===== design/flow/run.sh =====
#!/bin/bash
# the make line also repeats each setting of config.mk as NAME=value (left out here)
make -C /OpenROAD-flow-scripts/flow DESIGN_CONFIG=/design/flow/config.mk WORK_HOME=/design/flow/orfs CLKGATE_MAP_FILE= finish

===== design/flow/config.mk =====
export PLATFORM = sky130hd
export DESIGN_NAME = mem_ram
export DESIGN_NICKNAME = mem_ram
export VERILOG_FILES = /design/flow/design.v
export SDC_FILE = /design/flow/constraint.sdc
export NUM_CORES = 4
export LEC_CHECK = 0
export ABC_AREA = 1
export CAP_MARGIN = 20
export CORE_MARGIN = 2
export CORE_UTILIZATION = 37
export CTS_CLUSTER_DIAMETER = 22
export MIN_ROUTING_LAYER = met1
export PLACE_DENSITY = 0.42
export SLEW_MARGIN = 20
export TNS_END_PERCENT = 95

===== design/flow/constraint.sdc =====
create_clock -name core_clock -period 10.9 [get_ports {clk}]
set_input_delay 2.1800 -clock core_clock [delete_from_list [all_inputs] [get_ports {clk}]]
set_output_delay 2.1800 -clock core_clock [all_outputs]
set_load 0.01 [all_outputs]

===== design/flow/design.v =====
module mult(input [3:0] a, input [3:0] b, output reg [8:0] c
    );
always@(*)
c= a*b;
endmodule
module ad(input [8:0] a1, input [8:0] b1, output reg [9:0] c1
    );
always@(*)
c1= a1+b1;
endmodule
module ad2(input [8:0] a2, input [9:0] b2, output reg [10:0] c2
    );
always@(*)
c2= a2+b2;
endmodule
module ad3(input [8:0] a3, input [10:0] b3, output reg [11:0] c3
    );
always@(*)
c3= a3+b3;
endmodule
`timescale 1ns / 1ps
module mem_ram (input clk, wren, 
                input [3:0] d11,input [3:0] d12,input [3:0] d13,input [3:0] d14,input [3:0] d15,input [3:0] d16,input [3:0] d17,input [3:0]d18,
					 input [3:0] d21,input [3:0] d22,input [3:0] d23,input [3:0] d24,input [3:0] d25,input [3:0] d26,input [3:0] d27,input [3:0]d28,
					 input [3:0] d31,input [3:0] d32,input [3:0] d33,input [3:0] d34,input [3:0] d35,input [3:0] d36,input [3:0] d37,input [3:0]d38,
					 input [3:0] d41,input [3:0] d42,input [3:0] d43,input [3:0] d44,input [3:0] d45,input [3:0] d46,input [3:0] d47,input [3:0]d48,
					 input [3:0] r1,input [3:0] r2,
					 input [3:0] r3,input [3:0] r4,
					 output [11:0] w_sum11,
					 output [11:0] w_sum12,
					 output [11:0] w_sum13,
					 output [11:0] w_sum14,
					 output [11:0] w_sum15,
					 output [11:0] w_sum16,
					 output [11:0] w_sum17,
					 output [11:0] w_sum18
					 );
  reg [31:0] mem [3:0];  
  wire [8:0] p11, p21,p31,p41;
  wire [8:0] p12, p22,p32,p42;
  wire [8:0] p13, p23,p33,p43;
  wire [8:0] p14, p24,p34,p44;
  wire [8:0] p15, p25,p35,p45;
  wire [8:0] p16, p26,p36,p46;
  wire [8:0] p17, p27,p37,p47;
  wire [8:0] p18, p28,p38,p48;
wire [9:0] s11,s12,s13,s14,s15,s16,s17,s18;
wire [10:0] s21,s22,s23,s24,s25,s26,s27,s28;
wire [11:0] s31,s32,s33,s34,s35,s36,s37,s38;
  always @(posedge clk) 
      begin
            if (wren) begin
                mem[0][31-:4]<=d11;
					 mem[0][27-:4] <=d12;
					 mem[0][23-:4]<=d13;
					 mem[0][19-:4]<=d14;
					 mem[0][15-:4]<=d15;
					 mem[0][11-:4]<=d16;
					 mem[0][7-:4]<=d17;
					 mem[0][3-:4]<=d18;
					 mem[1][31-:4]<=d21;
					 mem[1][27-:4] <=d22;
					 mem[1][23-:4]<=d23;
					 mem[1][19-:4]<=d24;
					 mem[1][15-:4]<=d25;
					 mem[1][11-:4]<=d26;
					 mem[1][7-:4]<=d27;
					 mem[1][3-:4]<=d28;
					 mem[2][31-:4]<=d31;
					 mem[2][27-:4] <=d32;
					 mem[2][23-:4]<=d33;
					 mem[2][19-:4]<=d34;
					 mem[2][15-:4]<=d35;
					 mem[2][11-:4]<=d36;
					 mem[2][7-:4]<=d37;
					 mem[2][3-:4]<=d38;
					 mem[3][31-:4]<=d41;
					 mem[3][27-:4] <=d42;
					 mem[3][23-:4]<=d43;
					 mem[3][19-:4]<=d44;
					 mem[3][15-:4]<=d45;
					 mem[3][11-:4]<=d46;
					 mem[3][7-:4]<=d47;
					 mem[3][3-:4]<=d48;
            end
		end		 
generate
   mult m11(.a(r1),
				.b(mem[0][31-:4]),
				.c(p11) 
				);
	mult m21(
	         .a(r2),
				.b(mem[1][31-:4]),
				.c(p21)
	         );		
   mult m31(
	         .a(r3),
				.b(mem[2][31-:4]),
				.c(p31)
	         );		
   mult m41(
	         .a(r4),
				.b(mem[3][31-:4]), 
				.c(p41)
	         );	
  ad add11 ( 
            .a1(p11),
				.b1(p21),
				.c1(s11)
           );  
  ad2 add21 (
            .b2(s11),
				.a2(p31),
				.c2(s21)
          );
  ad3 add31 (
             .b3(s21),
				 .a3(p41),
				 .c3(s31)
				 );
    mult m12(.a(r1),
				.b(mem[0][27-:4]),
				.c(p12)
				);
	mult m22(
	         .a(r2),
				.b(mem[1][27-:4]),
				.c(p22)
	         );		
   mult m32(
	         .a(r3),
				.b(mem[2][27-:4]),
				.c(p32)
	         );		
   mult m42(
	         .a(r4),
				.b(mem[3][27-:4]), 
				.c(p42)
	         );	
  ad add12 ( 
            .a1(p12),
				.b1(p22),
				.c1(s12)
           );  
  ad2 add22 (
            .b2(s12),
				.a2(p32),
				.c2(s22)
          );
  ad3 add32 (
             .b3(s22),
				 .a3(p42),
				 .c3(s32)
				 );
   mult m13(.a(r1),
				.b(mem[0][23-:4]),
				.c(p13)
				);
	mult m23(
	         .a(r2),
				.b(mem[1][23-:4]),
				.c(p23)
	         );		
   mult m33(
	         .a(r3),
				.b(mem[2][23-:4]),
				.c(p33)
	         );		
   mult m43(
	         .a(r4),
				.b(mem[3][23-:4]), 
				.c(p43)
	         );	
  ad add13 ( 
            .a1(p13),
				.b1(p23),
				.c1(s13)
           );  
  ad2 add23 (
            .b2(s13),
				.a2(p33),
				.c2(s23)
          );
  ad3 add33 (
             .b3(s23),
				 .a3(p43),
				 .c3(s33)
				 );
  mult m14(.a(r1),
				.b(mem[0][19-:4]),
				.c(p14)
				);
	mult m24(
	         .a(r2),
				.b(mem[1][19-:4]),
				.c(p24)
	         );		
   mult m34(
	         .a(r3),
				.b(mem[2][19-:4]),
				.c(p34)
	         );		
   mult m44(
	         .a(r4),
				.b(mem[3][19-:4]), 
				.c(p44)
	         );	
  ad add14 ( 
            .a1(p14),
				.b1(p24),
				.c1(s14)
           );  
  ad2 add24 (
            .b2(s14),
				.a2(p34),
				.c2(s24)
          );
  ad3 add34 (
             .b3(s24),
				 .a3(p44),
				 .c3(s34)
				 );
  mult m15(.a(r1),
				.b(mem[0][15-:4]),
				.c(p15)
				);
	mult m25(
	         .a(r2),
				.b(mem[1][15-:4]),
				.c(p25)
	         );		
   mult m35(
	         .a(r3),
				.b(mem[2][15-:4]),
				.c(p35)
	         );		
   mult m45(
	         .a(r4),
				.b(mem[3][15-:4]), 
				.c(p45)
	         );	
  ad add15 ( 
            .a1(p15),
				.b1(p25),
				.c1(s15)
           );  
  ad2 add25 (
            .b2(s15),
				.a2(p35),
				.c2(s25)
          );
  ad3 add35 (
             .b3(s25),
				 .a3(p45),
				 .c3(s35)
				 );
   mult m16(.a(r1),
				.b(mem[0][11-:4]),
				.c(p16)
				);
	mult m26(
	         .a(r2),
				.b(mem[1][11-:4]),
				.c(p26)
	         );		
   mult m36(
	         .a(r3),
				.b(mem[2][11-:4]),
				.c(p36)
	         );		
   mult m46(
	         .a(r4),
				.b(mem[3][11-:4]), 
				.c(p46)
	         );	
  ad add16 ( 
            .a1(p16),
				.b1(p26),
				.c1(s16)
           );  
  ad2 add26 (
            .b2(s16),
				.a2(p36),
				.c2(s26)
          );
  ad3 add36 (
             .b3(s26),
				 .a3(p46),
				 .c3(s36)
				 );
   mult m17(.a(r1),
				.b(mem[0][7-:4]),
				.c(p17)
				);
	mult m27(
	         .a(r2),
				.b(mem[1][7-:4]),
				.c(p27)
	         );		
   mult m37(
	         .a(r3),
				.b(mem[2][7-:4]),
				.c(p37)
	         );		
   mult m47(
	         .a(r4),
				.b(mem[3][7-:4]), 
				.c(p47)
	         );	
  ad add17 ( 
            .a1(p17),
				.b1(p27),
				.c1(s17)
           );  
  ad2 add27 (
            .b2(s17),
				.a2(p37),
				.c2(s27)
          );
  ad3 add37 (
             .b3(s27),
				 .a3(p47),
				 .c3(s37)
				 );
  mult m18(.a(r1),
				.b(mem[0][3-:4]),
				.c(p18)
				);
	mult m28(
	         .a(r2),
				.b(mem[1][3-:4]),
				.c(p28)
	         );		
   mult m38(
	         .a(r3),
				.b(mem[2][3-:4]),
				.c(p38)
	         );		
   mult m48(
	         .a(r4),
				.b(mem[3][3-:4]), 
				.c(p48)
	         );	
  ad add18 ( 
            .a1(p18),
				.b1(p28),
				.c1(s18)
           );  
  ad2 add28 (
            .b2(s18),
				.a2(p38),
				.c2(s28)
          );
  ad3 add38 (
             .b3(s28),
				 .a3(p48),
				 .c3(s38)
				 );
assign w_sum11 =s31;
assign w_sum12 =s32;
assign w_sum13 =s33;
assign w_sum14 =s34;
assign w_sum15 =s35;
assign w_sum16 =s36;
assign w_sum17 =s37;
assign w_sum18 =s38;
endgenerate
endmodule

==> results.sh, run 1 <==
# source this file to load flow results
export IMPL_yosysTopAreaCell="fa_1"
export IMPL_finalHoldViolations=0
export IMPL_aoi_share_pct=0.5922
export IMPL_ys_sh_xor_pct=0.9298
export IMPL_start_kind="primary input"
export IMPL_routedWlPerCell_um=15.52
export IMPL_cts_setup_buffers=0
export IMPL_ys_types=22
export IMPL_grt_pass1_wl_mm=93.99
export IMPL_die_width_um=251.2
export IMPL_path_max_fanout=20
export IMPL_nets=3715
export IMPL_endpoint="w_sum17[10]"
export IMPL_ys_area_um2=22610
export IMPL_cts_sinks=128
export IMPL_yosys_warnings=7
export IMPL_gp_congestion=0.8046
export IMPL_postSynthCellCount=2668
export IMPL_ys_ff=128
export IMPL_regArea_um2=3844
export IMPL_setup_violations=0
export IMPL_cts_buffers=17
export IMPL_slew_violations=0
export IMPL_first_pass_iters=5
export IMPL_viasPerCell=4.342
export IMPL_core_area_um2=60360
export IMPL_yosysCellCount=2668
export IMPL_async_flop_share_pct=0
export IMPL_path_cells="buf_2, buf_4, nand2_1, fa_1, fa_1, inv_1, fa_1, fa_1, fa_1, inv_1, fa_1, inv_1, ha_1, nand2_1, nand2_2, nand3b_4, a21oi_1, clkdlybuf4s50_1"
export IMPL_mux_area_share_pct=0
export IMPL_io_pins=242
export IMPL_antenna_found_initial=3
export IMPL_rows=90
export IMPL_post_route_period_util_pct=89.55
export IMPL_via_count=16041
export IMPL_ys_flop_type="edfxtp_1"
export IMPL_hold_class="primary input to flip-flop"
export IMPL_track_usage_pct=19.60
export IMPL_fill_cells=6129
export IMPL_cpMaxStageDelayCell="clkdlybuf4s50_1"
export IMPL_clock_fmax_mhz=102.5
export IMPL_ys_seq_share_pct=17.00
export IMPL_status="finished clean"
export IMPL_yosys_top_cells_count="inv_1 (980), nand2_1 (700), fa_1 (384)"
export IMPL_cts_hold_buf=0
export IMPL_path_buffers=6
export IMPL_warnings=26
export IMPL_crit_top_cell="fa_1"
export IMPL_crit_required_ns=8.72
export IMPL_cts_resized=0
export IMPL_fp_dieH_um=251.2
export IMPL_worstSetupPathDepth=18
export IMPL_die_area_um2=63100
export IMPL_first_iter_violations=649
export IMPL_fin_area_um2=26480
export IMPL_setup_worst_path_end_class="primary output"
export IMPL_drc_errors=0
export IMPL_relSlewSlack_pct=41.39
export IMPL_initCoreUtil_pct=37.46
export IMPL_tns_ns=0
export IMPL_critPathMaxStageDelay_ns=0.57
export IMPL_final_util_pct=43.88
export IMPL_yosys_dominant_comb_family="adder cells"
export IMPL_edf_count=128
export IMPL_cts_root_buf="clkbuf_16"
export IMPL_place_hpwl_mm=47.20
export IMPL_synth_area_um2=22610
export IMPL_routed_wl_mm=57.33
export IMPL_whs_path_depth=1
export IMPL_htreeDepth=4
export IMPL_drv_cap=0
export IMPL_grt_overflow=0
export IMPL_place_area_um2=25820
export IMPL_grt_pass1_vias=17113
export IMPL_ant_nets=0
export IMPL_max_slew_worst_pin_slew_ns=0.8791
export IMPL_synth_top_area_share_pct=34.00
export IMPL_hold_path_endpoint="mem[3][20]"
export IMPL_ys_sh_simple_pct=13.92
export IMPL_startpoint="r1[2]"
export IMPL_ys_sh_adder_pct=49.94
export IMPL_logic_area_um2=14810
export IMPL_synth_top_cell_by_count="inv_1"
export IMPL_cts_buffer_depth=2
export IMPL_grt_max_degree=78
export IMPL_clk_pin_slew_ns=0.07
export IMPL_portBuffers=233
export IMPL_cp_arrival_ns=7.58
export IMPL_area_delta_synth_final_pct=17.14
export IMPL_area_leaders="fa_1 (34%), edfxtp_1 (17%), inv_1 (16%)"
export IMPL_rsz0062_at_grt="false"
export IMPL_cp_top_family="adder cells"
export IMPL_synth_avg_cell_area_um2=8.474
export IMPL_cts_tree="done"
export IMPL_path_class="primary input to primary output"
export IMPL_fin_crit_ns=9.761
export IMPL_min_from="d43[0]"
routing by layer:
| metal | vias to the layer above | part of all wire (%) | track usage [%] |
|---|---|---|---|
| met5 | - | 0 | 0 |
| met4 | 0 | 1.4 | 4.473 |
| met3 | 34 | 3.3 | 2.837 |
| met2 | 230 | 47 | 32.07 |
| met1 | 7842 | 48 | 27.50 |
| li1 | 7935 | - | - |
final cells by class:
| class | count | area share (%) |
|---|---|---|
| Antenna cell | 2 | 0.01890 |
| Clock buffer | 17 | 1.606 |
| Clock inverter | 15 | 0.8646 |
| Inverter | 980 | 13.89 |
| Multi-Input combinational cell | 1511 | 55.93 |
| Sequential cell | 128 | 14.51 |
| Tap cell | 782 | 3.695 |
| Timing Repair Buffer | 259 | 9.482 |
per-stage QoR:
stage | setup slack [ns] | hold WS (ns) | instances
2_1_floorplan | 2.372 | 2.279 | 2675
3_3_place_gp | 1.161 | 2.735 | 3660
3_5_place_dp | 1.120 | 2.738 | 3660
4_1_cts | 1.111 | 2.198 | 3692
5_1_grt | 0.8680 | 2.208 | 3693
6_report | 1.139 | 2.239 | 3694
==> inputs of run 2 (changes only) <==
Settings changed: ABC_AREA 1 to default, CORE_UTILIZATION 37 to 64, CTS_CLUSTER_DIAMETER 22 to 291, CTS_CLUSTER_SIZE from default to 100, MIN_ROUTING_LAYER met1 to default, PLACE_DENSITY 0.42 to default, TNS_END_PERCENT 95 to default.
Clock period 10.9 ns to 11.4 ns, I/O delays scaled along.
==> results.sh, run 2 <==
# source this file to load flow results
export IMPL_portBuffers=233
export IMPL_area_leaders="fa_1 (35%), edfxtp_1 (18%), ha_1 (16%)"
export IMPL_rsz0062_at_grt="false"
export IMPL_cts_buffer_depth=2
export IMPL_max_slew_worst_pin_slew_ns=1.087
export IMPL_path_cells="clkdlybuf4s50_1, buf_4, nand2_1, fa_1, fa_1, fa_1, inv_1, fa_1, inv_1, fa_1, inv_1, ha_1, fa_1, a211oi_1, o21ai_0, a22oi_1, clkdlybuf4s50_1"
export IMPL_first_iter_violations=708
export IMPL_ys_flop_type="edfxtp_1"
export IMPL_yosysTopAreaCell="fa_1"
export IMPL_cts_resized=0
export IMPL_worstSetupPathDepth=17
export IMPL_via_count=14955
export IMPL_nets=3213
export IMPL_ant_nets=0
export IMPL_fin_crit_ns=10.44
export IMPL_routed_wl_mm=48.20
export IMPL_aoi_share_pct=3.843
export IMPL_gp_congestion=0.8490
export IMPL_cpMaxStageDelayCell="clkdlybuf4s50_1"
export IMPL_cp_top_family="adder cells"
export IMPL_path_class="primary input to primary output"
export IMPL_ys_sh_adder_pct=51.68
export IMPL_crit_top_cell="fa_1"
export IMPL_endpoint="w_sum15[8]"
export IMPL_ys_ff=128
export IMPL_start_kind="primary input"
export IMPL_fp_dieH_um=188.8
export IMPL_hold_path_endpoint="mem[3][21]"
export IMPL_edf_count=128
export IMPL_setup_worst_path_end_class="primary output"
export IMPL_routedWlPerCell_um=16.88
export IMPL_whs_path_depth=1
export IMPL_grt_pass1_wl_mm=82.08
export IMPL_cts_tree="done"
export IMPL_min_from="wren"
export IMPL_first_pass_iters=7
export IMPL_diodes=0
export IMPL_area_delta_synth_final_pct=15.93
export IMPL_core_area_um2=33620
export IMPL_cts_setup_buffers=0
export IMPL_grt_max_degree=76
export IMPL_ys_sh_simple_pct=14.25
export IMPL_yosys_top_cells_count="inv_1 (575), fa_1 (384), and2_1 (348)"
export IMPL_cts_hold_buf=0
export IMPL_clock_fmax_mhz=95.79
export IMPL_dp_cells=2824
export IMPL_drc_errors=0
export IMPL_grt_pass1_vias=16535
export IMPL_finalHoldViolations=0
export IMPL_grt_overflow=0
export IMPL_rows=67
export IMPL_initCoreUtil_pct=64.99
export IMPL_tns_ns=0
export IMPL_yosys_dominant_comb_family="adder cells"
export IMPL_cp_arrival_ns=8.16
export IMPL_io_pins=242
export IMPL_post_route_period_util_pct=91.57
export IMPL_synth_area_um2=21850
export IMPL_viasPerCell=5.236
export IMPL_fin_hold_ws_ns=2.300
export IMPL_ys_types=41
export IMPL_cts_buffers=17
export IMPL_postSynthCellCount=2174
export IMPL_clk_pin_slew_ns=0.07
export IMPL_path_max_fanout=32
export IMPL_synth_top_cell_by_count="inv_1"
export IMPL_synth_top_area_share_pct=35.18
export IMPL_warnings=28
export IMPL_path_buffers=6
export IMPL_critPathMaxStageDelay_ns=0.55
export IMPL_hold_class="primary input to flip-flop"
export IMPL_crit_required_ns=9.12
export IMPL_mux_area_share_pct=0.2749
export IMPL_startpoint="r4[2]"
export IMPL_cts_root_buf="clkbuf_16"
export IMPL_status="finished clean"
export IMPL_track_usage_pct=29.74
export IMPL_die_width_um=188.8
export IMPL_htreeDepth=4
export IMPL_ys_seq_share_pct=17.59
export IMPL_slew_violations=0
export IMPL_ys_sh_xor_pct=1.363
export IMPL_yosysCellCount=2174
export IMPL_ys_area_um2=21850
export IMPL_drv_cap=0
export IMPL_relSlewSlack_pct=27.53
export IMPL_final_util_pct=75.35
export IMPL_die_area_um2=35630
export IMPL_synth_avg_cell_area_um2=10.05
export IMPL_antenna_found_initial=3
export IMPL_yosys_warnings=7
export IMPL_setup_violations=0
export IMPL_final_cells=2856
export IMPL_cts_sinks=128
export IMPL_async_flop_share_pct=0
export IMPL_place_hpwl_mm=37.09
[run 2: routing by layer]
layer	share of wire, %	vias up	global-route usage, %	wire length, µm
li1	-	6960	-	-
met1	42	7496	39.11	20110
met2	50	422	50.64	23950
met3	5.3	73	4.191	2542
met4	3.3	4	10.88	1577
met5	0.056	-	0	27
[run 2: stage by stage]
step / area (µm²) / setup WS [ns]
3_3_place_gp: 24670 / 1.112
3_5_place_dp: 24670 / 1.010
2_1_floorplan: 21870 / 2.367
6_report: 25330 / 0.9607
5_1_grt: 25330 / 0.7115
4_1_cts: 25330 / 0.9755
[run 2: area by class of cell]
cell class / count / area [µm²]
fillers: 2386 / 8287
well taps: 448 / 560.5
clock inverters: 15 / 232.7
flip-flops and latches: 128 / 3844
multi-input cells: 1422 / 15630
inverters: 575 / 2158
clock buffers: 17 / 425.4
repair buffers: 251 / 2476
==> inputs of run 3 (changes only) <==
Settings changed: CELL_PAD_IN_SITES_GLOBAL_PLACEMENT from default to 3, CORE_ASPECT_RATIO from default to 0.5, CORE_UTILIZATION 64 to 40, CTS_CLUSTER_DIAMETER 291 to 329, CTS_CLUSTER_SIZE 100 to 44, PLACE_DENSITY from default to 0.41, SETUP_SLACK_MARGIN from default to -0.2, SLEW_MARGIN 20 to 35, TNS_END_PERCENT from default to 25.
Clock period 11.4 ns to 10.0 ns, I/O delays scaled along.
==> results.sh, run 3 <==
# source this file to load flow results
export IMPL_first_iter_violations=524
export IMPL_first_pass_iters=5
export IMPL_nets=3223
export IMPL_cts_root_buf="clkbuf_16"
export IMPL_grt_pass1_wl_mm=85.57
export IMPL_start_kind="primary input"
export IMPL_grt_overflow=0
export IMPL_yosys_warnings=7
export IMPL_die_area_um2=56620
export IMPL_portBuffers=233
export IMPL_finalHoldViolations=0
export IMPL_aoi_share_pct=3.843
export IMPL_track_usage_pct=19.72
export IMPL_io_pins=242
export IMPL_core_area_um2=53830
export IMPL_place_hpwl_mm=42.05
export IMPL_synth_top_cell_by_count="inv_1"
export IMPL_hold_path_endpoint="mem[0][28]"
export IMPL_clock_fmax_mhz=104.4
export IMPL_ys_seq_share_pct=17.59
export IMPL_met2_usage_pct=33.47
export IMPL_edf_count=128
export IMPL_via_count=14325
export IMPL_grt_pass1_vias=15747
export IMPL_tns_ns=0
export IMPL_endpoint="w_sum12[8]"
export IMPL_dp_cells=3099
export IMPL_grtUsageMet3_pct=2.491
export IMPL_path_max_fanout=32
export IMPL_final_util_pct=47.93
export IMPL_die_width_um=334.5
export IMPL_ys_sh_xor_pct=1.363
export IMPL_yosysCellCount=2174
export IMPL_max_slew_worst_pin_slew_ns=0.8480
export IMPL_cts_tree="done"
export IMPL_gp_congestion=0.7906
export IMPL_critPathMaxStageDelay_ns=0.55
export IMPL_drc_errors=0
export IMPL_warnings=28
export IMPL_place_area_um2=25160
export IMPL_drv_cap=0
export IMPL_fin_crit_ns=9.583
export IMPL_met1_usage_pct=27.69
export IMPL_ant_nets=0
export IMPL_area_delta_synth_final_pct=18.08
export IMPL_rows=60
export IMPL_path_buffers=6
export IMPL_status="finished clean"
export IMPL_slew_violations=0
export IMPL_crit_required_ns=8.00
export IMPL_area_leaders="fa_1 (35%), edfxtp_1 (18%), ha_1 (16%)"
export IMPL_mux_area_share_pct=0.2749
export IMPL_synth_top_area_share_pct=35.18
export IMPL_fp_dieH_um=169.3
export IMPL_initCoreUtil_pct=40.59
export IMPL_yosysTopAreaCell="fa_1"
export IMPL_pre_cts_ws_ns=0.4033
export IMPL_cts_buffers=17
export IMPL_final_cells=3131
export IMPL_cts_hold_buf=0
export IMPL_post_route_period_util_pct=95.83
export IMPL_cpMaxStageDelayCell="fa_1"
export IMPL_cts_buffer_depth=2
export IMPL_ys_sh_simple_pct=14.25
export IMPL_cts_sinks=128
export IMPL_cts_resized=0
export IMPL_cts_setup_buffers=0
export IMPL_relSlewSlack_pct=43.47
export IMPL_ys_types=41
export IMPL_antenna_found_initial=0
export IMPL_postSynthCellCount=2174
export IMPL_setup_slack_ns=0.4169
export IMPL_fin_area_um2=25800
export IMPL_fin_hold_ws_ns=2.085
export IMPL_grt_busiest_layer="met2"
export IMPL_whs_path_depth=1
export IMPL_diodes=0
export IMPL_htreeDepth=4
export IMPL_yosys_top_cells_count="inv_1 (575), fa_1 (384), and2_1 (348)"
export IMPL_viasPerCell=4.575
export IMPL_ys_area_um2=21850
export IMPL_ys_ff=128
export IMPL_setup_violations=0
export IMPL_ys_sh_adder_pct=51.68
export IMPL_worstSetupPathDepth=19
export IMPL_crit_top_cell="fa_1"
export IMPL_routedWlPerCell_um=16.67
export IMPL_startpoint="r3[2]"
export IMPL_ys_flop_type="edfxtp_1"
export IMPL_clk_pin_slew_ns=0.07
export IMPL_synth_avg_cell_area_um2=10.05
export IMPL_cp_top_family="adder cells"
export IMPL_async_flop_share_pct=0
export IMPL_hold_class="primary input to flip-flop"
export IMPL_min_from="d11[0]"
export IMPL_path_class="primary input to primary output"
export IMPL_yosys_dominant_comb_family="adder cells"
export IMPL_setup_worst_path_end_class="primary output"
export IMPL_routed_wl_mm=52.21
export IMPL_rsz0062_at_grt="false"
export IMPL_path_cells="clkdlybuf4s50_1, buf_12, nand2_1, fa_1, inv_1, fa_1, ha_1, inv_1, fa_1, inv_1, fa_1, ha_1, ha_1, fa_1, a211o_1, a21oi_2, a21oi_1, nor2b_1, clkdlybuf4s50_1"
export IMPL_synth_area_um2=21850
export IMPL_cp_arrival_ns=7.58
export IMPL_grt_max_degree=89
-- run 3: area by class of cell --
cell class	count	area (µm²)
Fill cell	5230	28030
Multi-Input combinational cell	1422	15630
Sequential cell	128	3844
Timing Repair Buffer	261	2639
Inverter	575	2158
Tap cell	713	892.1
Clock buffer	17	425.4
Clock inverter	15	207.7
-- run 3: layer usage --
layer	wire, µm	up-vias	part of all wire [%]
met2	25340	160	49
met3	1163	22	2.2
met4	366	0	0.70
met1	25340	7161	49
met5	0	-	0
li1	-	6982	-
==> inputs of run 4 (changes only) <==
Settings changed: CELL_PAD_IN_SITES_GLOBAL_PLACEMENT 3 to default, CORE_ASPECT_RATIO 0.5 to default, CORE_UTILIZATION 40 to 68, CTS_CLUSTER_DIAMETER 329 to default, CTS_CLUSTER_SIZE 44 to default, HOLD_SLACK_MARGIN from default to 0.29, PLACE_DENSITY 0.41 to default, SETUP_SLACK_MARGIN -0.2 to default, SLEW_MARGIN 35 to 20, TNS_END_PERCENT 25 to default.
Clock period 10.0 ns to 7.05 ns, I/O delays scaled along.
==> results.sh, run 4 <==
# source this file to load flow results
export IMPL_die_width_um=183.3
export IMPL_grt_pass1_vias=19715
export IMPL_logic_area_um2=17010
export IMPL_cp_top_family="adder cells"
export IMPL_setup_slack_ns=-0.9216
export IMPL_edf_count=128
export IMPL_htreeDepth=4
export IMPL_cts_sinks=128
export IMPL_path_class="primary input to primary output"
export IMPL_core_area_um2=31640
export IMPL_rsz0062_at_grt="true"
export IMPL_ys_sh_xor_pct=1.363
export IMPL_grt_pass1_wl_mm=106.6
export IMPL_crit_top_cell="fa_1"
export IMPL_routedWlPerCell_um=26.78
export IMPL_relSlewSlack_pct=44.31
export IMPL_fill_cells=1006
export IMPL_max_slew_worst_pin_slew_ns=0.8353
export IMPL_synth_top_cell_by_count="inv_1"
export IMPL_grt_max_degree=81
export IMPL_area_leaders="fa_1 (35%), edfxtp_1 (18%), ha_1 (16%)"
export IMPL_critPathMaxStageDelay_ns=0.57
export IMPL_synth_avg_cell_area_um2=10.05
export IMPL_warnings=32
export IMPL_ys_sh_adder_pct=51.68
export IMPL_track_usage_pct=42.97
export IMPL_io_pins=242
export IMPL_synth_top_area_share_pct=35.18
export IMPL_violations="negative setup slack"
export IMPL_yosysCellCount=2174
export IMPL_portBuffers=233
export IMPL_regArea_um2=3844
export IMPL_slew_violations=0
export IMPL_ys_ff=128
export IMPL_cts_root_buf="clkbuf_16"
export IMPL_ys_seq_share_pct=17.59
export IMPL_path_buffers=8
export IMPL_setup_violations=64
export IMPL_crit_required_ns=5.64
export IMPL_nets=3486
export IMPL_drv_cap=0
export IMPL_cts_buffers=17
export IMPL_cts_buffer_depth=2
export IMPL_post_route_period_util_pct=113.1
export IMPL_cp_arrival_ns=6.56
export IMPL_initCoreUtil_pct=69.06
export IMPL_ys_area_um2=21850
export IMPL_clock_fmax_mhz=125.4
export IMPL_die_area_um2=33580
export IMPL_path_cells="buf_6, buf_12, nand2_1, fa_1, fa_1, inv_2, fa_2, fa_2, fa_1, inv_2, fa_1, inv_2, ha_4, buf_4, buf_6, o21ai_4, o21bai_1, a21oi_1, xnor2_1, buf_2"
export IMPL_finalHoldViolations=0
export IMPL_worstSetupPathDepth=20
export IMPL_yosys_dominant_comb_family="adder cells"
export IMPL_hold_path_endpoint="mem[2][30]"
export IMPL_first_pass_iters=6
export IMPL_hold_class="primary input to flip-flop"
export IMPL_yosys_warnings=7
export IMPL_viasPerCell=6.243
export IMPL_first_iter_violations=2093
export IMPL_drc_errors=0
export IMPL_gp_congestion=0.8870
export IMPL_clk_pin_slew_ns=0.07
export IMPL_ant_nets=0
export IMPL_cts_tree="done"
export IMPL_postSynthCellCount=2174
export IMPL_start_kind="primary input"
export IMPL_mux_area_share_pct=0.2749
export IMPL_synth_area_um2=21850
export IMPL_ys_sh_simple_pct=14.25
export IMPL_place_hpwl_mm=40.87
export IMPL_yosysTopAreaCell="fa_1"
export IMPL_grt_overflow=0
export IMPL_cpMaxStageDelayCell="fa_1"
export IMPL_via_count=19311
export IMPL_routed_wl_mm=82.84
export IMPL_antenna_found_initial=7
export IMPL_status="finished with violations"
export IMPL_fp_dieH_um=183.3
export IMPL_ys_flop_type="edfxtp_1"
export IMPL_async_flop_share_pct=0
export IMPL_ys_types=41
export IMPL_path_max_fanout=5
export IMPL_setup_worst_path_end_class="primary output"
export IMPL_whs_path_depth=1
export IMPL_fin_crit_ns=7.972
export IMPL_aoi_share_pct=3.843
export IMPL_min_from="d31[2]"
export IMPL_startpoint="r3[0]"
export IMPL_rows=65
export IMPL_yosys_top_cells_count="inv_1 (575), fa_1 (384), and2_1 (348)"
export IMPL_endpoint="w_sum12[7]"
export IMPL_area_delta_synth_final_pct=34.86
export IMPL_pre_cts_ws_ns=-1.373
## run 4: what timing repair did
item                                    4_1_cts  5_1_grt
pin swaps                                   159      202
buffers inserted                             64       58
hold buffers                                  0        0
cloned                                       24        1
endpoints found under the setup margin       72       67
resized                                     535      207
## run 4: layout make-up
cell class / count / share of cell area, %
Timing Repair Buffer: 524 / 18.34
Inverter: 575 / 7.325
Antenna cell: 11 / 0.09342
Clock buffer: 17 / 1.444
Multi-Input combinational cell: 1422 / 57.73
Sequential cell: 128 / 13.04
Tap cell: 402 / 1.707
Clock inverter: 14 / 0.3142
## run 4: metal layers
layer,part of all wire (%),track usage [%],up-vias,routed length [µm]
met2,44,68.97,1799,36840
met4,11,30.88,0,9056
li1,-,-,7535,-
met5,0,0,-,0
met3,14,11.10,724,11380
met1,31,50.56,9253,25560
## run 4: metrics by stage
step	utilization, %	cells	cell area, µm²	TNS, ns	hold slack, ns
after floorplan	-	2181	22160	-0.1971	1.509
after global placement	82.40	2914	26070	-65.18	1.964
after detailed placement	82.40	2914	26070	-70.73	1.968
after CTS	89.49	3033	28310	-17.07	1.486
after global routing	93.07	3084	29440	-37.83	1.472
final	93.14	3093	29470	-33.04	1.469
==> inputs of run 5 (changes only) <==
Settings changed: ABC_AREA from default to 1, CORE_MARGIN 2 to 10, CORE_UTILIZATION 68 to 40, CTS_CLUSTER_DIAMETER from default to 51, HOLD_SLACK_MARGIN 0.29 to 0.2, MIN_ROUTING_LAYER from default to met1, TNS_END_PERCENT from default to 85.
Clock period 7.05 ns to 6.66 ns, I/O delays scaled along.
==> results.sh, run 5 <==
# source this file to load flow results
export IMPL_rsz0062_at_grt="true"
export IMPL_ys_seq_share_pct=17.00
export IMPL_violations="negative setup slack"
export IMPL_yosysCellCount=2668
export IMPL_die_width_um=257.7
export IMPL_ys_sh_xor_pct=0.9298
export IMPL_endpoint="w_sum14[7]"
export IMPL_crit_required_ns=5.33
export IMPL_cp_arrival_ns=5.74
export IMPL_antenna_found_initial=0
export IMPL_yosys_warnings=7
export IMPL_path_class="primary input to primary output"
export IMPL_path_buffers=10
export IMPL_cts_buffer_depth=2
export IMPL_via_count=17581
export IMPL_ys_area_um2=22610
export IMPL_finalHoldViolations=0
export IMPL_cts_buffers=17
export IMPL_status="finished with violations"
export IMPL_path_max_fanout=6
export IMPL_routedWlPerCell_um=16.90
export IMPL_yosys_dominant_comb_family="adder cells"
export IMPL_cts_root_buf="clkbuf_16"
export IMPL_io_pins=242
export IMPL_area_leaders="fa_1 (34%), edfxtp_1 (17%), inv_1 (16%)"
export IMPL_ys_sh_simple_pct=13.92
export IMPL_synth_top_area_share_pct=34.00
export IMPL_post_route_period_util_pct=106.1
export IMPL_postSynthCellCount=2668
export IMPL_place_hpwl_mm=47.83
export IMPL_portBuffers=233
export IMPL_startpoint="r3[3]"
export IMPL_first_pass_iters=5
export IMPL_hold_path_endpoint="mem[3][10]"
export IMPL_yosys_top_cells_count="inv_1 (980), nand2_1 (700), fa_1 (384)"
export IMPL_nets=3916
export IMPL_htreeDepth=4
export IMPL_grt_pass1_vias=19093
export IMPL_drc_errors=0
export IMPL_min_from="d46[2]"
export IMPL_fin_crit_ns=7.068
export IMPL_rows=87
export IMPL_aoi_share_pct=0.5922
export IMPL_grt_max_degree=89
export IMPL_track_usage_pct=19.80
export IMPL_setup_slack_ns=-0.4082
export IMPL_drv_cap=0
export IMPL_warnings=29
export IMPL_ant_nets=0
export IMPL_relSlewSlack_pct=39.04
export IMPL_edf_count=128
export IMPL_worstSetupPathDepth=23
export IMPL_synth_avg_cell_area_um2=8.474
export IMPL_mux_area_share_pct=0
export IMPL_ys_sh_adder_pct=49.94
export IMPL_routed_wl_mm=65.36
export IMPL_hold_class="primary input to flip-flop"
export IMPL_crit_top_cell="fa_1"
export IMPL_synth_top_cell_by_count="inv_1"
export IMPL_cts_tree="done"
export IMPL_clock_fmax_mhz=141.5
export IMPL_max_slew_worst_pin_slew_ns=0.9144
export IMPL_dp_cells=3755
export IMPL_fp_dieH_um=257.7
export IMPL_first_iter_violations=770
export IMPL_slew_violations=0
export IMPL_core_area_um2=56170
export IMPL_grt_overflow=0
export IMPL_ys_flop_type="edfxtp_1"
export IMPL_cpMaxStageDelayCell="fa_1"
export IMPL_die_area_um2=66430
export IMPL_cts_sinks=128
export IMPL_pre_cts_ws_ns=-0.8912
export IMPL_viasPerCell=4.545
export IMPL_area_delta_synth_final_pct=33.93
export IMPL_ys_types=22
export IMPL_final_cells=3868
export IMPL_start_kind="primary input"
export IMPL_yosysTopAreaCell="fa_1"
export IMPL_setup_worst_path_end_class="primary output"
export IMPL_cp_top_family="adder cells"
export IMPL_synth_area_um2=22610
export IMPL_async_flop_share_pct=0
export IMPL_grt_pass1_wl_mm=101.0
export IMPL_setup_violations=62
export IMPL_whs_path_depth=1
export IMPL_cts_hold_buf=0
export IMPL_gp_congestion=0.8486
export IMPL_initCoreUtil_pct=40.25
export IMPL_clk_pin_slew_ns=0.07
export IMPL_path_cells="buf_12, buf_12, buf_12, buf_6, nand2_2, inv_1, ha_1, inv_1, fa_1, inv_2, fa_1, fa_2, fa_1, inv_1, fa_1, inv_2, ha_4, or2_4, nand3b_1, nand2_1, nand2_1, nand2_2, buf_6"
export IMPL_ys_ff=128
export IMPL_critPathMaxStageDelay_ns=0.49
==> run 5: layout make-up <==
type | count | area [µm²]
flip-flops and latches | 128 | 3844
diodes | 1 | 2.502
clock buffers | 19 | 432.9
multi-input cells | 1511 | 16290
inverters | 980 | 3681
clock inverters | 13 | 145.1
fillers | 5106 | 25890
well taps | 756 | 945.9
repair buffers | 460 | 4933
==> run 5: routing by layer <==
layer / GRT usage, % / routed length [µm] / up-vias
met4: 7.564 / 2057 / 0
met5: 0 / 0 / -
met3: 3.725 / 3573 / 97
met2: 34.08 / 32430 / 417
met1: 24.27 / 27300 / 8723
li1: - / - / 8344
==> run 5: metrics by stage <==
step                utilization (%)  hold slack (ns)  cell area, µm²  setup TNS, ns
finish                        53.91            1.387           30280         -16.99
global placement              48.58            1.889           27290         -47.52
global route                  53.90            1.367           30280         -25.49
detailed placement            48.58            1.891           27290         -49.80
floorplan                         -            1.431           22980       -0.02476
CTS                           52.36            1.344           29410         -17.08
==> run 5: timing repair <==
action                     CTS  global route
setup endpoints to repair   66            69
hold endpoints to repair     0             0
gates cloned                16             6
pin swaps                  122           101
setup buffers               44            15
resized                    552           162
==> inputs of run 6 (changes only) <==
Settings changed: CORE_MARGIN 10 to 2, CORE_UTILIZATION 40 to 72, CTS_CLUSTER_DIAMETER 51 to 183, CTS_CLUSTER_SIZE from default to 99, HOLD_SLACK_MARGIN 0.2 to default, MIN_ROUTING_LAYER met1 to default, TNS_END_PERCENT 85 to 15.
Clock period 6.66 ns to 8.51 ns, I/O delays scaled along.
==> results.sh, run 6 <==
# source this file to load flow results
export IMPL_aoi_share_pct=0.5922
export IMPL_ys_flop_type="edfxtp_1"
export IMPL_ys_area_um2=22610
export IMPL_violations="negative setup slack"
export IMPL_postSynthCellCount=2668
export IMPL_critPathMaxStageDelay_ns=0.56
export IMPL_cp_arrival_ns=6.96
export IMPL_cts_buffer_depth=2
export IMPL_path_class="primary input to primary output"
export IMPL_core_area_um2=30750
export IMPL_track_usage_pct=39.70
export IMPL_yosysCellCount=2668
export IMPL_via_count=18416
export IMPL_warnings=30
export IMPL_ys_seq_share_pct=17.00
export IMPL_area_delta_synth_final_pct=19.86
export IMPL_grt_max_degree=66
export IMPL_drc_errors=0
export IMPL_io_pins=242
export IMPL_synth_avg_cell_area_um2=8.474
export IMPL_synth_area_um2=22610
export IMPL_tns_ns=-0.9699
export IMPL_gp_congestion=0.9054
export IMPL_min_from="wren"
export IMPL_path_buffers=6
export IMPL_cts_setup_buffers=0
export IMPL_yosysTopAreaCell="fa_1"
export IMPL_crit_top_cell="nand2_1"
export IMPL_portBuffers=233
export IMPL_clock_fmax_mhz=115.4
export IMPL_setup_violations=9
export IMPL_final_util_pct=88.13
export IMPL_nets=3816
export IMPL_area_leaders="fa_1 (34%), edfxtp_1 (17%), inv_1 (16%)"
export IMPL_grt_pass1_wl_mm=99.62
export IMPL_slew_violations=0
export IMPL_routedWlPerCell_um=18.49
export IMPL_status="finished with violations"
export IMPL_startpoint="r2[2]"
export IMPL_setup_worst_path_end_class="primary output"
export IMPL_fill_cells=1581
export IMPL_hold_path_endpoint="mem[3][25]"
export IMPL_path_max_fanout=28
export IMPL_worstSetupPathDepth=20
export IMPL_post_route_period_util_pct=101.8
export IMPL_die_width_um=181.2
export IMPL_edf_count=128
export IMPL_setup_slack_ns=-0.1529
export IMPL_ys_sh_adder_pct=49.94
export IMPL_ant_nets=0
export IMPL_antenna_found_initial=2
export IMPL_cpMaxStageDelayCell="fa_2"
export IMPL_cts_tree="done"
export IMPL_ys_sh_simple_pct=13.92
export IMPL_start_kind="primary input"
export IMPL_max_slew_worst_pin_slew_ns=0.8528
export IMPL_cp_top_family="adder cells"
export IMPL_fin_crit_ns=8.663
export IMPL_yosys_top_cells_count="inv_1 (980), nand2_1 (700), fa_1 (384)"
export IMPL_initCoreUtil_pct=73.52
export IMPL_synth_top_cell_by_count="inv_1"
export IMPL_mux_area_share_pct=0
export IMPL_cts_sinks=128
export IMPL_yosys_dominant_comb_family="adder cells"
export IMPL_finalHoldViolations=0
export IMPL_cts_buffers=17
export IMPL_grt_overflow=0
export IMPL_fp_dieH_um=181.2
export IMPL_drv_cap=0
export IMPL_rows=64
export IMPL_path_cells="clkdlybuf4s50_1, buf_12, nand2_1, inv_1, fa_1, fa_2, fa_1, fa_2, fa_1, inv_1, fa_1, inv_1, ha_1, nand3_1, nand3_2, nand2_1, nand2_1, nand2_1, nand2_1, clkdlybuf4s50_1"
export IMPL_viasPerCell=5.404
export IMPL_die_area_um2=32830
export IMPL_endpoint="w_sum17[7]"
export IMPL_first_iter_violations=1749
export IMPL_ys_sh_xor_pct=0.9298
export IMPL_ys_types=22
export IMPL_clk_pin_slew_ns=0.07
export IMPL_yosys_warnings=7
export IMPL_rsz0062_at_grt="true"
export IMPL_whs_path_depth=1
export IMPL_cts_root_buf="clkbuf_16"
export IMPL_place_hpwl_mm=43.96
export IMPL_first_pass_iters=8
export IMPL_synth_top_area_share_pct=34.00
export IMPL_hold_class="primary input to flip-flop"
export IMPL_ys_ff=128
export IMPL_routed_wl_mm=63.03
export IMPL_grt_pass1_vias=20423
export IMPL_crit_required_ns=6.81
export IMPL_async_flop_share_pct=0
export IMPL_relSlewSlack_pct=43.15
export IMPL_htreeDepth=4
## run 6: through the flow
step	setup WS (ns)	instance area (µm²)	instances	hold slack, ns
floorplan	0.9378	22630	2675	1.801
global placement	-0.2122	26270	3369	2.243
detailed placement	-0.4138	26270	3369	2.255
CTS	-0.1179	27030	3407	1.769
global route	-0.3018	27100	3408	1.785
finish	-0.1529	27100	3408	1.765
## run 6: layout make-up
class                           instances  area [µm²]  share of cell area [%]
Sequential cell                       128        3844                   14.18
Multi-Input combinational cell       1511       14900                   54.98
Clock buffer                           17       425.4                   1.570
Tap cell                              396       495.5                   1.828
Antenna cell                            1       2.502                0.009234
Clock inverter                         15       160.2                  0.5910
Timing Repair Buffer                  360        3595                   13.27
Inverter                              980        3679                   13.57
## run 6: metal layers
layer  part of all wire [%]  global-route usage (%)
met1                     34                   44.42
met2                     49                   67.16
met3                    9.7                   9.172
met4                    8.0                   28.33
met5                  0.021                       0
## run 6: timing repair
action                     in CTS  in global routing
resized                        52                 54
hold buffers                    0                  0
gates cloned                    6                  0
setup endpoints to repair      56                 50
pin swaps                       1                  2
==> inputs of run 7 (changes only) <==
Settings changed: ABC_AREA 1 to default, CORE_UTILIZATION 72 to 70, CTS_CLUSTER_DIAMETER 183 to default, CTS_CLUSTER_SIZE 99 to 37, TNS_END_PERCENT 15 to default.
Clock period 8.51 ns to 6.6 ns, I/O delays scaled along.
==> results.sh, run 7 <==
# yosys + openroad results
export IMPL_status="stopped before the end"
export IMPL_lastStage="global routing (5_1_grt)"
export IMPL_tool_error="[ERROR GRT-0232] Routing congestion too high. Check the congestion heatmap in the GUI."
export IMPL_ys_sh_xor_pct=1.363
export IMPL_cts_buffer_depth=2
export IMPL_core_area_um2=30670
export IMPL_portBuffers=233
export IMPL_cts_buffers=17
export IMPL_synth_top_cell_by_count="inv_1"
export IMPL_yosys_warnings=7
export IMPL_place_area_um2=26590
export IMPL_area_leaders="fa_1 (35%), edfxtp_1 (18%), ha_1 (16%)"
export IMPL_ys_flop_type="edfxtp_1"
export IMPL_yosys_top_cells_count="inv_1 (575), fa_1 (384), and2_1 (348)"
export IMPL_ys_types=41
export IMPL_io_pins=242
export IMPL_fp_dieH_um=180.7
export IMPL_yosysCellCount=2174
export IMPL_mux_area_share_pct=0.2749
export IMPL_die_width_um=180.7
export IMPL_yosys_dominant_comb_family="adder cells"
export IMPL_rows=64
export IMPL_ys_seq_share_pct=17.59
export IMPL_ys_sh_simple_pct=14.25
export IMPL_synth_avg_cell_area_um2=10.05
export IMPL_synth_area_um2=21850
export IMPL_grt_overflow=256
export IMPL_async_flop_share_pct=0
export IMPL_cts_hold_buf=0
export IMPL_initCoreUtil_pct=71.24
export IMPL_ys_area_um2=21850
export IMPL_place_hpwl_mm=43.65
export IMPL_synth_top_area_share_pct=35.18
export IMPL_edf_count=128
export IMPL_aoi_share_pct=3.843
export IMPL_ys_sh_adder_pct=51.68
export IMPL_die_area_um2=32640
export IMPL_track_usage_pct=81.00
export IMPL_yosysTopAreaCell="fa_1"
export IMPL_cts_sinks=128
export IMPL_htreeDepth=4
export IMPL_gp_congestion=0.8702
export IMPL_ys_ff=128
export IMPL_cts_root_buf="clkbuf_16"
export IMPL_postSynthCellCount=2174
[run 7: timing repair]
item                                   CTS
resized                                605
setup endpoints to repair               72
pin swaps                              252
endpoints found under the hold margin    0
cloned                                  23
setup buffers                           59
[run 7: metrics by stage]
stage	hold slack (ns)	instances	setup WS, ns
after floorplan	1.419	2181	-0.3125
after global placement	1.874	2931	-1.418
after detailed placement	1.878	2931	-1.588
after CTS	1.401	3044	-0.7782
[run 7: metal layers]
layer / track usage (%) / overflow
met1: 76.60 / 6
met4: 86.10 / 94
met3: 68.69 / 4
met5: 28.74 / 2
met2: 98.02 / 150
==> inputs of run 8 (changes only) <==
Settings changed: ABC_AREA from default to 1, CELL_PAD_IN_SITES_GLOBAL_PLACEMENT from default to 1, CORE_ASPECT_RATIO from default to 0.5, CORE_MARGIN 2 to 7, CORE_UTILIZATION 70 to 58, CTS_CLUSTER_DIAMETER from default to 288, CTS_CLUSTER_SIZE 37 to 98, GPL_ROUTABILITY_DRIVEN from default to 0, HOLD_SLACK_MARGIN from default to 0.3, PLACE_DENSITY_LB_ADDON from default to 0.07, TNS_END_PERCENT from default to 5.
Clock period 6.6 ns to 10.0 ns, I/O delays scaled along.
==> results.sh, run 8 <==
# source this file to load flow results
export IMPL_ys_seq_share_pct=17.00
export IMPL_drv_cap=0
export IMPL_core_area_um2=37910
export IMPL_drc_errors=0
export IMPL_setup_violations=0
export IMPL_die_width_um=293.2
export IMPL_ys_types=22
export IMPL_ys_sh_xor_pct=0.9298
export IMPL_cpMaxStageDelayCell="fa_1"
export IMPL_first_iter_violations=990
export IMPL_postSynthCellCount=2668
export IMPL_fin_crit_ns=9.442
export IMPL_status="finished clean"
export IMPL_grt_max_degree=66
export IMPL_final_util_pct=69.14
export IMPL_final_cells=3435
export IMPL_ys_sh_simple_pct=13.92
export IMPL_mux_area_share_pct=0
export IMPL_endpoint="w_sum13[9]"
export IMPL_tns_ns=0
export IMPL_rows=50
export IMPL_slew_violations=0
export IMPL_routedWlPerCell_um=14.95
export IMPL_die_area_um2=45040
export IMPL_ys_ff=128
export IMPL_cts_hold_buf=0
export IMPL_synth_top_area_share_pct=34.00
export IMPL_grt_overflow=0
export IMPL_synth_avg_cell_area_um2=8.474
export IMPL_io_pins=242
export IMPL_cts_buffer_depth=2
export IMPL_yosysCellCount=2668
export IMPL_path_cells="clkdlybuf4s50_1, buf_4, nand2_1, fa_1, fa_1, fa_1, fa_1, fa_1, fa_1, inv_1, ha_1, or2_4, nand3_1, nand3_1, nand2_1, clkdlybuf4s50_1"
export IMPL_async_flop_share_pct=0
export IMPL_portBuffers=233
export IMPL_start_kind="primary input"
export IMPL_cp_arrival_ns=7.44
export IMPL_area_leaders="fa_1 (34%), edfxtp_1 (17%), inv_1 (16%)"
export IMPL_yosys_dominant_comb_family="adder cells"
export IMPL_yosysTopAreaCell="fa_1"
export IMPL_synth_top_cell_by_count="inv_1"
export IMPL_cts_tree="done"
export IMPL_initCoreUtil_pct=59.63
export IMPL_cp_top_family="adder cells"
export IMPL_antenna_found_initial=5
export IMPL_hold_path_endpoint="mem[3][23]"
export IMPL_synth_area_um2=22610
export IMPL_dp_cells=3398
export IMPL_cts_setup_buffers=0
export IMPL_crit_top_cell="fa_1"
export IMPL_warnings=26
export IMPL_fp_dieH_um=153.6
export IMPL_place_hpwl_mm=41.70
export IMPL_cts_sinks=128
export IMPL_nets=3715
export IMPL_ant_nets=0
export IMPL_routed_wl_mm=51.35
export IMPL_yosys_warnings=7
export IMPL_viasPerCell=4.700
export IMPL_path_max_fanout=32
export IMPL_cts_buffers=17
export IMPL_path_class="primary input to primary output"
export IMPL_setup_worst_path_end_class="primary output"
export IMPL_first_pass_iters=5
export IMPL_via_count=16143
export IMPL_critPathMaxStageDelay_ns=0.58
export IMPL_clk_pin_slew_ns=0.06
export IMPL_track_usage_pct=23.99
export IMPL_rsz0062_at_grt="false"
export IMPL_min_from="wren"
export IMPL_startpoint="r2[3]"
export IMPL_finalHoldViolations=0
export IMPL_worstSetupPathDepth=16
export IMPL_max_slew_worst_pin_slew_ns=0.8915
export IMPL_edf_count=128
export IMPL_ys_flop_type="edfxtp_1"
export IMPL_path_buffers=4
export IMPL_yosys_top_cells_count="inv_1 (980), nand2_1 (700), fa_1 (384)"
export IMPL_ys_area_um2=22610
export IMPL_crit_required_ns=8.00
export IMPL_grt_pass1_wl_mm=86.89
export IMPL_post_route_period_util_pct=94.42
export IMPL_whs_path_depth=1
export IMPL_cts_resized=0
export IMPL_ys_sh_adder_pct=49.94
export IMPL_cts_root_buf="clkbuf_16"
export IMPL_htreeDepth=4
export IMPL_hold_class="primary input to flip-flop"
export IMPL_relSlewSlack_pct=40.57
export IMPL_area_delta_synth_final_pct=15.94
export IMPL_grt_pass1_vias=17298
export IMPL_clock_fmax_mhz=105.9
export IMPL_aoi_share_pct=0.5922
[run 8: final cells by class]
class | count | area, µm²
Antenna cell | 5 | 12.51
Sequential cell | 128 | 3844
Clock buffer | 19 | 432.9
Timing Repair Buffer | 259 | 2571
Tap cell | 520 | 650.6
Multi-Input combinational cell | 1511 | 14810
Inverter | 980 | 3679
Fill cell | 3107 | 11700
Clock inverter | 13 | 211.5
[run 8: routing by layer]
metal / up-vias / track usage [%] / part of all wire (%)
met4: 0 / 7.146 / 2.2
met5: - / 0 / 0
met2: 409 / 39.69 / 47
li1: 7942 / - / -
met1: 7722 / 32.34 / 46
met3: 70 / 4.427 / 5.3
[run 8: through the flow]
step	area [µm²]	setup WS (ns)	hold WS, ns
2_1_floorplan	22630	1.832	2.099
3_3_place_gp	25560	0.6139	2.553
3_5_place_dp	25560	0.6082	2.558
4_1_cts	26200	0.5608	2.078
5_1_grt	26210	0.3633	2.079
6_report	26210	0.5583	2.085
==> inputs of run 9 (changes only) <==
Settings changed: ABC_AREA 1 to default, CAP_MARGIN 20 to 0, CELL_PAD_IN_SITES_GLOBAL_PLACEMENT 1 to default, CORE_ASPECT_RATIO 0.5 to default, CORE_MARGIN 7 to 2, CORE_UTILIZATION 58 to 68, CTS_CLUSTER_DIAMETER 288 to default, CTS_CLUSTER_SIZE 98 to 69, GPL_ROUTABILITY_DRIVEN 0 to default, HOLD_SLACK_MARGIN 0.3 to -0.09, MAX_ROUTING_LAYER from default to met5, PLACE_DENSITY_LB_ADDON 0.07 to default, SETUP_SLACK_MARGIN from default to -0.51, TNS_END_PERCENT 5 to 55.
Clock period 10.0 ns to 6.54 ns, I/O delays scaled along.
==> results.sh, run 9 <==
# yosys + openroad results
export IMPL_status="stopped before the end"
export IMPL_lastStage="global routing (5_1_grt)"
export IMPL_fp_dieH_um=183.3
export IMPL_ys_flop_type="edfxtp_1"
export IMPL_aoi_share_pct=3.843
export IMPL_cts_buffers=17
export IMPL_ys_ff=128
export IMPL_io_pins=242
export IMPL_mux_area_share_pct=0.2749
export IMPL_postSynthCellCount=2174
export IMPL_core_area_um2=31640
export IMPL_edf_count=128
export IMPL_ys_sh_xor_pct=1.363
export IMPL_initCoreUtil_pct=69.06
export IMPL_cts_root_buf="clkbuf_16"
export IMPL_yosys_dominant_comb_family="adder cells"
export IMPL_yosys_top_cells_count="inv_1 (575), fa_1 (384), and2_1 (348)"
export IMPL_yosysTopAreaCell="fa_1"
export IMPL_synth_avg_cell_area_um2=10.05
export IMPL_yosys_warnings=7
export IMPL_synth_top_area_share_pct=35.18
export IMPL_cts_hold_buf=0
export IMPL_ys_types=41
export IMPL_die_area_um2=33580
export IMPL_die_width_um=183.3
export IMPL_ys_seq_share_pct=17.59
export IMPL_cts_sinks=128
export IMPL_ys_area_um2=21850
export IMPL_cts_buffer_depth=2
export IMPL_gp_congestion=0.9013
export IMPL_ys_sh_simple_pct=14.25
export IMPL_portBuffers=233
export IMPL_place_hpwl_mm=41.34
export IMPL_htreeDepth=4
export IMPL_ys_sh_adder_pct=51.68
export IMPL_synth_area_um2=21850
export IMPL_yosysCellCount=2174
export IMPL_rows=65
export IMPL_synth_top_cell_by_count="inv_1"
export IMPL_area_leaders="fa_1 (35%), edfxtp_1 (18%), ha_1 (16%)"
export IMPL_async_flop_share_pct=0
==> run 9: metrics by stage <==
stage | instance area, µm² | instances | setup WS (ns) | utilization (%)
floorplan | 21880 | 2181 | -0.5212 | -
CTS | 28840 | 3050 | -0.8102 | 91.16
detailed placement | 25980 | 2934 | -1.734 | 82.11
global placement | 25980 | 2934 | -1.560 | 82.11
==> run 9: what timing repair did <==
action                                  in CTS
buffers inserted                            80
pin swaps                                  236
gates resized                              600
endpoints found under the setup margin      65
cloned                                      26
==> inputs of run 10 (changes only) <==
Settings changed: ABC_AREA from default to 1, CAP_MARGIN 0 to 20, CELL_PAD_IN_SITES_GLOBAL_PLACEMENT from default to 2, CORE_ASPECT_RATIO from default to 1.75, CORE_UTILIZATION 68 to 40, CTS_CLUSTER_DIAMETER from default to 329, CTS_CLUSTER_SIZE 69 to 98, HOLD_SLACK_MARGIN -0.09 to default, MAX_ROUTING_LAYER met5 to default, SETUP_SLACK_MARGIN -0.51 to default, SLEW_MARGIN 20 to 35, TNS_END_PERCENT 55 to 25.
Clock period 6.54 ns to 10.0 ns, I/O delays scaled along.
==> results.sh, run 10 <==
# source this file to load flow results
export IMPL_status="finished clean"
export IMPL_cts_buffer_depth=2
export IMPL_synth_top_cell_by_count="inv_1"
export IMPL_cts_buffers=17
export IMPL_met3_length_mm=2.198
export IMPL_via_count=16297
export IMPL_die_area_um2=58510
export IMPL_warnings=28
export IMPL_aoi_share_pct=0.5922
export IMPL_ys_flop_type="edfxtp_1"
export IMPL_cp_arrival_ns=7.34
export IMPL_setup_violations=0
export IMPL_ys_ff=128
export IMPL_routed_wl_mm=59.77
export IMPL_ys_seq_share_pct=17.00
export IMPL_path_cells="buf_2, buf_4, nand2_1, fa_1, fa_1, fa_1, inv_1, fa_1, inv_1, fa_1, fa_1, inv_1, ha_1, nand2_1, nand2_1, nand3b_4, a21oi_1, clkdlybuf4s50_1"
export IMPL_min_from="d35[2]"
export IMPL_synth_area_um2=22610
export IMPL_rsz0062_at_grt="false"
export IMPL_rows=115
export IMPL_portBuffers=233
export IMPL_post_route_period_util_pct=93.35
export IMPL_grt_max_degree=81
export IMPL_path_max_fanout=22
export IMPL_yosys_top_cells_count="inv_1 (980), nand2_1 (700), fa_1 (384)"
export IMPL_yosysCellCount=2668
export IMPL_cts_root_buf="clkbuf_16"
export IMPL_max_slew_worst_pin_slew_ns=0.9486
export IMPL_startpoint="r4[0]"
export IMPL_mux_area_share_pct=0
export IMPL_cts_hold_buf=0
export IMPL_start_kind="primary input"
export IMPL_track_usage_pct=22.02
export IMPL_cts_sinks=128
export IMPL_relSlewSlack_pct=36.76
export IMPL_first_pass_iters=5
export IMPL_nets=3716
export IMPL_ys_sh_adder_pct=49.94
export IMPL_gp_congestion=0.8283
export IMPL_path_buffers=6
export IMPL_core_area_um2=56120
export IMPL_tns_ns=0
export IMPL_synth_avg_cell_area_um2=8.474
export IMPL_synth_top_area_share_pct=34.00
export IMPL_edf_count=128
export IMPL_ys_sh_xor_pct=0.9298
export IMPL_drv_cap=0
export IMPL_area_leaders="fa_1 (34%), edfxtp_1 (17%), inv_1 (16%)"
export IMPL_async_flop_share_pct=0
export IMPL_cts_setup_buffers=0
export IMPL_ys_area_um2=22610
export IMPL_ys_types=22
export IMPL_ys_sh_simple_pct=13.92
export IMPL_io_pins=242
export IMPL_postSynthCellCount=2668
export IMPL_cp_top_family="adder cells"
export IMPL_setup_worst_path_end_class="primary output"
export IMPL_htreeDepth=4
export IMPL_crit_required_ns=8.00
export IMPL_viasPerCell=4.511
export IMPL_die_width_um=183.7
export IMPL_place_hpwl_mm=48.32
export IMPL_first_iter_violations=760
export IMPL_fin_crit_ns=9.335
export IMPL_yosys_dominant_comb_family="adder cells"
export IMPL_cts_tree="done"
export IMPL_finalHoldViolations=0
export IMPL_cpMaxStageDelayCell="buf_2"
export IMPL_fp_dieH_um=318.5
export IMPL_clock_fmax_mhz=107.1
export IMPL_crit_top_cell="fa_1"
export IMPL_path_class="primary input to primary output"
export IMPL_grt_pass1_vias=18130
export IMPL_whs_path_depth=1
export IMPL_yosys_warnings=7
export IMPL_yosysTopAreaCell="fa_1"
export IMPL_grt_overflow=0
export IMPL_ant_nets=0
export IMPL_clk_pin_slew_ns=0.08
export IMPL_wl_met1_mm=23.90
export IMPL_cts_resized=0
export IMPL_area_delta_synth_final_pct=16.58
export IMPL_critPathMaxStageDelay_ns=0.56
export IMPL_endpoint="w_sum12[10]"
export IMPL_worstSetupPathDepth=18
export IMPL_wl_met2_mm=32.74
export IMPL_grt_pass1_wl_mm=97.24
export IMPL_routedWlPerCell_um=16.54
export IMPL_drc_errors=0
export IMPL_antenna_found_initial=2
export IMPL_top_layer="met5"
export IMPL_initCoreUtil_pct=40.29
export IMPL_hold_class="primary input to flip-flop"
export IMPL_hold_path_endpoint="mem[2][14]"
export IMPL_slew_violations=0
export IMPL_fin_hold_ws_ns=2.076
export IMPL_diodes=0
-- run 10: per-stage QoR --
stage | util, % | instance area [µm²] | cells | setup WS [ns]
global placement | 45.90 | 25760 | 3581 | 0.6443
finish | 46.97 | 26360 | 3613 | 0.6648
global route | 46.97 | 26360 | 3613 | 0.3637
detailed placement | 45.90 | 25760 | 3581 | 0.6032
floorplan | - | 22630 | 2675 | 1.832
CTS | 46.96 | 26350 | 3613 | 0.5962
-- run 10: cell type report --
type | instances | area (µm²)
Tap cell | 702 | 878.3
Fill cell | 5622 | 29760
Clock inverter | 15 | 171.4
Sequential cell | 128 | 3844
Clock buffer | 17 | 425.4
Inverter | 980 | 3679
Timing Repair Buffer | 260 | 2546
Multi-Input combinational cell | 1511 | 14810
-- run 10: routing by layer --
layer  vias up  GRT usage [%]
met2       321          41.77
met4         4          4.924
met5         -              0
met3        46          2.642
met1      7984          26.19
li1       7942              -
